==> build 46 <==
Design axi_to_apb_bridge, start of the top module:
module axi_to_apb_bridge (
    input  logic        clk,
    input  logic        rst_n,
    input  logic [31:0] awaddr,
    input  logic        awvalid,
    output logic        awready,
    input  logic [31:0] wdata,
    input  logic        wvalid,
    output logic        wready,
    output logic        bvalid,
    input  logic        bready,
    output logic        PSEL,
    output logic        PENABLE,
    output logic        PWRITE,
    output logic [31:0] PADDR,
    output logic [31:0] PWDATA
);
Settings: LEC_CHECK=0, CAP_MARGIN=30, CORE_MARGIN=2, CORE_UTILIZATION=70, CTS_CLUSTER_DIAMETER=344, CTS_CLUSTER_SIZE=15, GPL_ROUTABILITY_DRIVEN=0, MAX_ROUTING_LAYER=met5, MIN_ROUTING_LAYER=met1, SLEW_MARGIN=10; clock period 4.98 ns.
run.sh (not shown) runs the stock make flow with config.mk's settings and CLKGATE_MAP_FILE=.
==> inputs of build 16, as changes to build 46 <==
==> flow/config.mk (replaced) <==
export PLATFORM = sky130hd
export DESIGN_NAME = axi_to_apb_bridge
export DESIGN_NICKNAME = axi_to_apb_bridge
export VERILOG_FILES = /design/flow/design.v
export SDC_FILE = /design/flow/constraint.sdc
export NUM_CORES = 4
export LEC_CHECK = 0
export CAP_MARGIN = 20
export CORE_MARGIN = 2
export CORE_UTILIZATION = 68
export CTS_CLUSTER_SIZE = 37
export SLEW_MARGIN = 20
==> flow/constraint.sdc (replaced) <==
create_clock -name core_clock -period 1.81 [get_ports {clk}]
set_input_delay 0.3620 -clock core_clock [delete_from_list [all_inputs] [get_ports {clk}]]
set_output_delay 0.3620 -clock core_clock [all_outputs]
set_load 0.01 [all_outputs]
==> inputs of trial 34, as changes to build 46 <==
==> flow/config.mk (replaced) <==
export PLATFORM = sky130hd
export DESIGN_NAME = axi_to_apb_bridge
export DESIGN_NICKNAME = axi_to_apb_bridge
export VERILOG_FILES = /design/flow/design.v
export SDC_FILE = /design/flow/constraint.sdc
export NUM_CORES = 4
export LEC_CHECK = 0
export CAP_MARGIN = 20
export CORE_MARGIN = 2
export CORE_UTILIZATION = 65
export CTS_CLUSTER_SIZE = 37
export SLEW_MARGIN = 20
==> flow/constraint.sdc (replaced) <==
create_clock -name core_clock -period 1.98 [get_ports {clk}]
set_input_delay 0.3960 -clock core_clock [delete_from_list [all_inputs] [get_ports {clk}]]
set_output_delay 0.3960 -clock core_clock [all_outputs]
set_load 0.01 [all_outputs]
==> qor summary <==
quantity                                                                            build 46                    trial 34                   build 16
Reg2reg path depth                                                                         5                           7                          -
Worst slack at placement                                                            1.392 ns                  -0.1812 ns                 -0.5142 ns
Critical Path Slowest Stage Cell                                   sky130_fd_sc_hd__a311oi_1     sky130_fd_sc_hd__nor4_1                          -
Number of hold violations in the final report                                              0                           0                          -
Result of the run                                           no timing/DRC/antenna violations  complete, but fails checks  aborted with a tool error
Last stage reached                                                                         -                           -                    4_1_cts
Reasons for failing layout checks                                                          -        negative setup slack                          -
Placed wire-length estimate                                                         12.34 mm                    13.70 mm                   16.49 mm
TritonCTS clock tree                                                                    done                        done                          -
Clk slew on worst S/H paths                                                          0.07 ns                     0.09 ns                          -
H-tree level count                                                                         4                           4                          -
GR Layer Usage met2                                                                   73.25%                      74.27%                          -
MaxCap Viol Count                                                                          0                           0                          -
Post-synthesis to final-layout area growth                                            30.09%                      38.59%                          -
Number of antenna violations at the first check in global routing                          0                           0                          -
VDD IR-drop max                                                                     436.1 uV                     1222 uV                          -
Final clock period utilization by the worst path                                      72.75%                      109.7%                          -
Layer carrying the most global-route usage                                              met2                        met2                          -

* * *

==> wip/raven <==
==> flow/design.v <==
`timescale 1ns / 1ps
module axi_to_apb_bridge (
    input  logic        clk,
    input  logic        rst_n,
    input  logic [31:0] awaddr,
    input  logic        awvalid,
    output logic        awready,
    input  logic [31:0] wdata,
    input  logic        wvalid,
    output logic        wready,
    output logic        bvalid,
    input  logic        bready,
    output logic        PSEL,
    output logic        PENABLE,
    output logic        PWRITE,
    output logic [31:0] PADDR,
    output logic [31:0] PWDATA
);
    typedef enum logic [2:0] {IDLE, SETUP, ACCESS, WAIT_DONE} state_t;
    state_t state;
    logic [31:0] addr_reg;
    int burst_cnt;
    localparam int burst_len = 4;
    always_ff @(posedge clk or negedge rst_n) begin
        if (!rst_n) begin
            state     <= IDLE;
            awready   <= 0;
            wready    <= 0;
            bvalid    <= 0;
            PSEL      <= 0;
            PENABLE   <= 0;
            PWRITE    <= 0;
            PADDR     <= 0;
            PWDATA    <= 0;
            addr_reg  <= 0;
            burst_cnt <= 0;
        end else begin
            case (state)
                IDLE: begin
                    if (awvalid) begin
                        awready <= 1;
                    end
                    if (awvalid && awready) begin
                        addr_reg  <= awaddr;
                        burst_cnt <= 0;
                        awready   <= 0;
                        state     <= SETUP;
                    end
                end
                SETUP: begin
                    if (wvalid) begin
                        wready  <= 1;
                        PADDR   <= addr_reg;
                        PWDATA  <= wdata;
                        PWRITE  <= 1;
                        PSEL    <= 1;
                        state   <= ACCESS;
                    end
                end
                ACCESS: begin
                    wready  <= 0;
                    PENABLE <= 1;
                    state   <= WAIT_DONE;
                end
                WAIT_DONE: begin
                    PENABLE <= 0;
                    PSEL    <= 0;
                    PWRITE  <= 0;
                    burst_cnt <= burst_cnt + 1;
                    addr_reg  <= addr_reg + 4;
                    if (burst_cnt == burst_len - 1) begin
                        bvalid <= 1;
                        state  <= IDLE;
                    end else begin
                        state <= SETUP;
                    end
                end
            endcase
            if (bvalid && bready) begin
                bvalid <= 0;
                awready <= 1;
                burst_cnt  <= 0;
            end
        end
    end
endmodule
==> flow/run.sh <==
#!/bin/bash
# the make line also repeats each setting of config.mk as NAME=value (left out here)
make -C /OpenROAD-flow-scripts/flow DESIGN_CONFIG=/design/flow/config.mk WORK_HOME=/design/flow/orfs CLKGATE_MAP_FILE= finish
==> flow/config.mk <==
export PLATFORM = sky130hd
export DESIGN_NAME = axi_to_apb_bridge
export DESIGN_NICKNAME = axi_to_apb_bridge
export VERILOG_FILES = /design/flow/design.v
export SDC_FILE = /design/flow/constraint.sdc
export NUM_CORES = 4
export LEC_CHECK = 0
export ABC_AREA = 1
export CAP_MARGIN = 20
export CELL_PAD_IN_SITES_DETAIL_PLACEMENT = 1
export CELL_PAD_IN_SITES_GLOBAL_PLACEMENT = 1
export CORE_MARGIN = 5
export CORE_UTILIZATION = 52
export CTS_CLUSTER_DIAMETER = 226
export GPL_ROUTABILITY_DRIVEN = 0
export GPL_TIMING_DRIVEN = 0
export MIN_ROUTING_LAYER = met2
export PLACE_DENSITY = 0.88
export SETUP_SLACK_MARGIN = 0.25
export SLEW_MARGIN = 20
export TNS_END_PERCENT = 50
==> flow/constraint.sdc <==
create_clock -name core_clock -period 2.43 [get_ports {clk}]
set_input_delay 0.4860 -clock core_clock [delete_from_list [all_inputs] [get_ports {clk}]]
set_output_delay 0.4860 -clock core_clock [all_outputs]
set_load 0.01 [all_outputs]
==> inputs of wip/juniper, as changes to wip/raven <==
- CAP_MARGIN: 20 -> 25
- CELL_PAD_IN_SITES_DETAIL_PLACEMENT: 1 -> 0
- CELL_PAD_IN_SITES_GLOBAL_PLACEMENT: 1 -> unset
- CORE_ASPECT_RATIO: unset -> 1.43
- CORE_MARGIN: 5 -> 8
- CORE_UTILIZATION: 52 -> 55
- CTS_CLUSTER_DIAMETER: 226 -> unset
- GPL_TIMING_DRIVEN: 0 -> 1
- PLACE_DENSITY: 0.88 -> unset
- SETUP_SLACK_MARGIN: 0.25 -> 0.34
- TNS_END_PERCENT: 50 -> unset
==> flow/constraint.sdc (replaced) <==
create_clock -name core_clock -period 4.24 [get_ports {clk}]
set_input_delay 0.8480 -clock core_clock [delete_from_list [all_inputs] [get_ports {clk}]]
set_output_delay 0.8480 -clock core_clock [all_outputs]
set_load 0.01 [all_outputs]
==> inputs of wip/willow, as changes to wip/raven <==
- ABC_AREA: 1 -> unset
- CAP_MARGIN: 20 -> 30
- CELL_PAD_IN_SITES_DETAIL_PLACEMENT: 1 -> unset
- CELL_PAD_IN_SITES_GLOBAL_PLACEMENT: 1 -> unset
- CORE_MARGIN: 5 -> 2
- CORE_UTILIZATION: 52 -> 61
- CTS_CLUSTER_DIAMETER: 226 -> unset
- GPL_TIMING_DRIVEN: 0 -> unset
- MAX_ROUTING_LAYER: unset -> met5
- MIN_ROUTING_LAYER: met2 -> met1
- PLACE_DENSITY: 0.88 -> unset
- SETUP_SLACK_MARGIN: 0.25 -> unset
- SLEW_MARGIN: 20 -> 10
- TNS_END_PERCENT: 50 -> unset
==> flow/constraint.sdc (replaced) <==
create_clock -name core_clock -period 4.02 [get_ports {clk}]
set_input_delay 0.8040 -clock core_clock [delete_from_list [all_inputs] [get_ports {clk}]]
set_output_delay 0.8040 -clock core_clock [all_outputs]
set_load 0.01 [all_outputs]
==> metrics.txt <==
# HELP chip_impl_metric Implementation results
# TYPE chip_impl_metric gauge
chip_impl_info{name="run_status",value="complete, no violations"} 1
chip_impl_metric{name="yosys.stat.chipArea",unit="um2"} 6830
chip_impl_metric{name="aoi_share",unit="%"} 11.3
chip_impl_metric{name="synth.lib_cells_used.distinct",unit=""} 59
chip_impl_metric{name="rows",unit=""} 38
chip_impl_info{name="synth.area.top_cells",value="sky130_fd_sc_hd__dfrtp_1, sky130_fd_sc_hd__mux2_2, sky130_fd_sc_hd__nand2_1, sky130_fd_sc_hd__mux2i_1, sky130_fd_sc_hd__nand3_1"} 1
chip_impl_metric{name="die_footprint",unit="um2"} 12100
chip_impl_info{name="top_cells_by_count",value="sky130_fd_sc_hd__dfrtp_1, sky130_fd_sc_hd__mux2_2, sky130_fd_sc_hd__nand2_1"} 1
chip_impl_metric{name="syn-instance-count",unit=""} 643
chip_impl_metric{name="synthesis.area",unit="um2"} 6830
chip_impl_metric{name="synthesis.nets",unit=""} 714
chip_impl_metric{name="die-height",unit="um"} 110
chip_impl_metric{name="die_w",unit="um"} 110
chip_impl_metric{name="top_area_share",unit="%"} 49.8
chip_impl_metric{name="synth_xor_xnor_area_share",unit="%"} 1.03
chip_impl_metric{name="initCoreUtil",unit="%"} 62.7
chip_impl_metric{name="synth_sequential_area_ratio",unit="%"} 50.2
The numbers above come from wip/willow.

==> metrics.txt <==
# HELP chip_impl_metric Flow report values
# TYPE chip_impl_metric gauge
chip_impl_info{name="last-stage-reached",value="clock tree synthesis (4_1_cts)"} 1
chip_impl_metric{name="rows",unit=""} 43
chip_impl_metric{name="synth.lib_cells_used.distinct",unit=""} 35
chip_impl_metric{name="die_footprint",unit="um2"} 16400
chip_impl_metric{name="synthesis.area",unit="um2"} 7250
chip_impl_info{name="run_status",value="did not finish"} 1
chip_impl_metric{name="initCoreUtil",unit="%"} 52.6
chip_impl_metric{name="top_area_share",unit="%"} 47.0
chip_impl_info{name="top_cells_by_count",value="sky130_fd_sc_hd__nand2_1, sky130_fd_sc_hd__dfrtp_1, sky130_fd_sc_hd__nor2_1"} 1
chip_impl_info{name="error_line",value="[ERROR DPL-0033] detailed placement checks failed during check placement."} 1
chip_impl_metric{name="die_w",unit="um"} 128
The numbers above come from wip/raven.

==> metrics.txt <==
# HELP chip_impl_metric Implementation results
# TYPE chip_impl_metric gauge
chip_impl_metric{name="yosys.stat.chipArea",unit="um2"} 7250
chip_impl_info{name="run_status",value="complete, no violations"} 1
chip_impl_metric{name="syn-instance-count",unit=""} 1018
chip_impl_metric{name="synthesis.nets",unit=""} 1089
chip_impl_metric{name="die_w",unit="um"} 112
chip_impl_metric{name="die_footprint",unit="um2"} 17200
chip_impl_metric{name="initCoreUtil",unit="%"} 55.7
chip_impl_metric{name="synth.lib_cells_used.distinct",unit=""} 35
chip_impl_metric{name="top_area_share",unit="%"} 47.0
chip_impl_metric{name="synth_sequential_area_ratio",unit="%"} 47.3
chip_impl_metric{name="synth_xor_xnor_area_share",unit="%"} 0.363
chip_impl_info{name="top_cells_by_count",value="sky130_fd_sc_hd__nand2_1, sky130_fd_sc_hd__dfrtp_1, sky130_fd_sc_hd__nor2_1"} 1
chip_impl_info{name="synth.area.top_cells",value="sky130_fd_sc_hd__dfrtp_1, sky130_fd_sc_hd__nand2_1, sky130_fd_sc_hd__nor2_1, sky130_fd_sc_hd__o21ai_0, sky130_fd_sc_hd__nand3_1"} 1
chip_impl_metric{name="rows",unit=""} 50
chip_impl_metric{name="aoi_share",unit="%"} 8.32
The numbers above come from wip/juniper.


* * *

==> job 8719 <==
Starts from the design.v that is shown in full above.
Settings: LEC_CHECK=0, CAP_MARGIN=20, CORE_MARGIN=2, CORE_UTILIZATION=40, SLEW_MARGIN=20; clock period 5.0 ns.
==> job 1968 (differences from job 8719) <==
ABC_AREA = 1   (was default)
CORE_UTILIZATION = 65   (was 40)
CTS_CLUSTER_SIZE = 95   (was default)
SETUP_SLACK_MARGIN = 0.54   (was default)
TNS_END_PERCENT = 5   (was default)
==> flow/constraint.sdc (replaced) <==
create_clock -name core_clock -period 1.82 [get_ports {clk}]
set_input_delay 0.3640 -clock core_clock [delete_from_list [all_inputs] [get_ports {clk}]]
set_output_delay 0.3640 -clock core_clock [all_outputs]
set_load 0.01 [all_outputs]
==> out/metrics.cfg <==
[timing]
period_needed_ns = 3.180
fin_worst_skew_ns = 0.009218

[outcome]
status = no timing/DRC/antenna violations

[worst_setup_path]
crit_path_end = burst_cnt[11]$_DFFE_PN0P_

[power]
leakagePower_uw = 0.003748

[global_routing]
use_met3_pct = 6.794
antenna_found_initial = 0

[floorplan]
initCoreUtil_pct = 41.05

[synth]
most_common_cell = dfrtp_1

[placement]
dp.cells = 968

[cells_and_area]
fin_cells = 1000

[drt]
drtPass1Iterations = 5

That was job 8719.
==> out/metrics.cfg <==
[outcome]
status = finished with violations
so.violations = negative setup slack

[timing]
fin_ws_ns = -0.3051
period_needed_ns = 2.125
setup_viol = 5

[power]
leakagePower_uw = 0.004799

[global_routing]
use_met3_pct = 16.66

[synth]
most_common_cell = nand2_1

That was job 1968.

* * *

==> inputs of 01-22 <==
Starts from the design.v that is shown in full above.
make LEC_CHECK=0 ABC_AREA=1 CAP_MARGIN=20 CORE_MARGIN=2 CORE_UTILIZATION=72 CTS_CLUSTER_DIAMETER=363 CTS_CLUSTER_SIZE=95 SETUP_SLACK_MARGIN=-0.07 SLEW_MARGIN=20 finish   # period 1.82 ns
==> inputs of 09-13, as changes to 01-22 <==
Settings changed: CAP_MARGIN 20 to 0, CTS_CLUSTER_DIAMETER 363 to 323, CTS_CLUSTER_SIZE 95 to 72, PLACE_DENSITY_LB_ADDON set to 0.01, SETUP_SLACK_MARGIN -0.07 to 0.27.
==> flow/constraint.sdc (replaced) <==
create_clock -name core_clock -period 0.917 [get_ports {clk}]
set_input_delay 0.1834 -clock core_clock [delete_from_list [all_inputs] [get_ports {clk}]]
set_output_delay 0.1834 -clock core_clock [all_outputs]
set_load 0.01 [all_outputs]
==> inputs of 06-17, as changes to 01-22 <==
Settings changed: CORE_UTILIZATION 72 to 68, CTS_CLUSTER_DIAMETER 363 to 197, CTS_CLUSTER_SIZE 95 to 37, SETUP_SLACK_MARGIN -0.07 to not set.
==> flow/constraint.sdc (replaced) <==
create_clock -name core_clock -period 1.98 [get_ports {clk}]
set_input_delay 0.3960 -clock core_clock [delete_from_list [all_inputs] [get_ports {clk}]]
set_output_delay 0.3960 -clock core_clock [all_outputs]
set_load 0.01 [all_outputs]
==> results <==
- 06-17 passed the timing, DRC and antenna checks. 01-22 failed in clock tree synthesis. 09-13 did not get past global placement.
- In synthesized cell count, 09-13 and 01-22 do not differ.
- Die size: 09-13 is lower than 06-17 (5.4%).
- In area after synthesis, 09-13 and 01-22 do not differ.
Power and IR drop assume default switching activity.
